// ConvEngine
module ConvEngine (
    input         clk,
    input         rst,
    input  [31:0] DMAport,        
    input         acc_enable,     
    input         acc_clear,      
    output [31:0] result          
);
    wire [24:0] mux_out0, mux_out1, mux_out2, mux_out3, mux_out4, mux_out5;
    MUX demux (
        .DMAport(DMAport),
        .out0(mux_out0),
        .out1(mux_out1),
        .out2(mux_out2),
        .out3(mux_out3),
        .out4(mux_out4),
        .out5(mux_out5)
    );
    wire [23:0] reg_data [5:0];
    Register reg0 (
        .clk(clk),
        .rst(rst),
        .enable(mux_out0[0]),
        .datain(mux_out0[24:1]),
        .dataout(reg_data[0])
    );
    Register reg1 (
        .clk(clk),
        .rst(rst),
        .enable(mux_out1[0]),
        .datain(mux_out1[24:1]),
        .dataout(reg_data[1])
    );
    Register reg2 (
        .clk(clk),
        .rst(rst),
        .enable(mux_out2[0]),
        .datain(mux_out2[24:1]),
        .dataout(reg_data[2])
    );
    Register reg3 (
        .clk(clk),
        .rst(rst),
        .enable(mux_out3[0]),
        .datain(mux_out3[24:1]),
        .dataout(reg_data[3])
    );
    Register reg4 (
        .clk(clk),
        .rst(rst),
        .enable(mux_out4[0]),
        .datain(mux_out4[24:1]),
        .dataout(reg_data[4])
    );
    Register reg5 (
        .clk(clk),
        .rst(rst),
        .enable(mux_out5[0]),
        .datain(mux_out5[24:1]),
        .dataout(reg_data[5])
    );
    wire signed [7:0] pixel [8:0];
    wire signed [7:0] kernel [8:0];
    assign pixel[0] = reg_data[0][23:16];
    assign pixel[1] = reg_data[0][15:8];
    assign pixel[2] = reg_data[0][7:0];
    assign pixel[3] = reg_data[1][23:16];
    assign pixel[4] = reg_data[1][15:8];
    assign pixel[5] = reg_data[1][7:0];
    assign pixel[6] = reg_data[2][23:16];
    assign pixel[7] = reg_data[2][15:8];
    assign pixel[8] = reg_data[2][7:0];
    assign kernel[0] = reg_data[3][23:16];
    assign kernel[1] = reg_data[3][15:8];
  ...
Settings: LEC_CHECK=0, ABC_AREA=1, CAP_MARGIN=20, CELL_PAD_IN_SITES_DETAIL_PLACEMENT=0, CORE_MARGIN=5, CORE_UTILIZATION=22, CTS_CLUSTER_DIAMETER=259, CTS_CLUSTER_SIZE=100, GPL_ROUTABILITY_DRIVEN=0, GPL_TIMING_DRIVEN=1, MAX_ROUTING_LAYER=met4, PLACE_DENSITY=0.78, SETUP_SLACK_MARGIN=-0.9, SLEW_MARGIN=20, TNS_END_PERCENT=100; clock period 9.4 ns.
run.sh (not shown) runs the stock make flow with config.mk's settings and CLKGATE_MAP_FILE=.
The baseline produced a clean layout.
Next try:
CTS_CLUSTER_SIZE = 56   (was 100)
SETUP_SLACK_MARGIN = unset   (was -0.9)
After rerunning: Critical path depth stays the same; non-clock buffer count does not change; cell area is unchanged; die size is unchanged; area after synthesis does not change; clock-buffer cell count does not change; maximum frequency does not change; cell count is unchanged.
Next try:
ABC_AREA = unset   (was 1)
CORE_ASPECT_RATIO = 1.61   (was unset)
CORE_UTILIZATION = 21   (was 22)
CTS_CLUSTER_DIAMETER = unset   (was 259)
GPL_ROUTABILITY_DRIVEN = 1   (was 0)
SETUP_SLACK_MARGIN = 0.82   (was unset)
SLEW_MARGIN = 40   (was 20)
TNS_END_PERCENT = unset   (was 100)
clock period = 7.01 ns   (was 9.4 ns; I/O delays follow)
=> Now the flow finished but fails on setup timing. Sequential cell count is unchanged. Design area increases by about 10%. Wire length rose by 9.3%. Setup slack loses 2100 ps.
Next try:
CORE_ASPECT_RATIO = unset   (was 1.61)
CORE_MARGIN = 2   (was 5)
CORE_UTILIZATION = 72   (was 21)
CTS_CLUSTER_DIAMETER = 41   (was unset)
GPL_ROUTABILITY_DRIVEN = 0   (was 1)
PLACE_DENSITY = 0.35   (was 0.78)
SETUP_SLACK_MARGIN = 2.65   (was 0.82)
clock period = 9.29 ns   (was 7.01 ns; I/O delays follow)
Result: The changed run passed the timing, design-rule and antenna checks. Die size went down by 71%. Non-clock buffer count went down by 296. Clock skew went down by 6.8 ps. Wire length went down by 12%. First-iteration DRC count went up by 39%. Worst hold slack is better by 27 ps. Fmax went down by 2.3%.
Next try:
CTS_CLUSTER_DIAMETER = unset   (was 41)
GPL_ROUTABILITY_DRIVEN = 1   (was 0)
PLACE_DENSITY = unset   (was 0.35)
PLACE_DENSITY_LB_ADDON = 0.08   (was unset)
SETUP_SLACK_MARGIN = 2.44   (was 2.65)
clock period = 8.44 ns   (was 9.29 ns; I/O delays follow)
Effect: Now the flow reached the layout checks and failed them: setup timing. Cell count goes up by about 3.7%. Worst setup slack degrades by 870 ps. Global-route usage goes up by 1.4 points. Sequential share of layout area goes down by 0.37 points. Design area goes up by about 3.6%. Routed wire length goes up by about 6.5%. Count of clock-buffer cells in the layout goes down by 1. First-iteration DRC count goes up by about 6%.
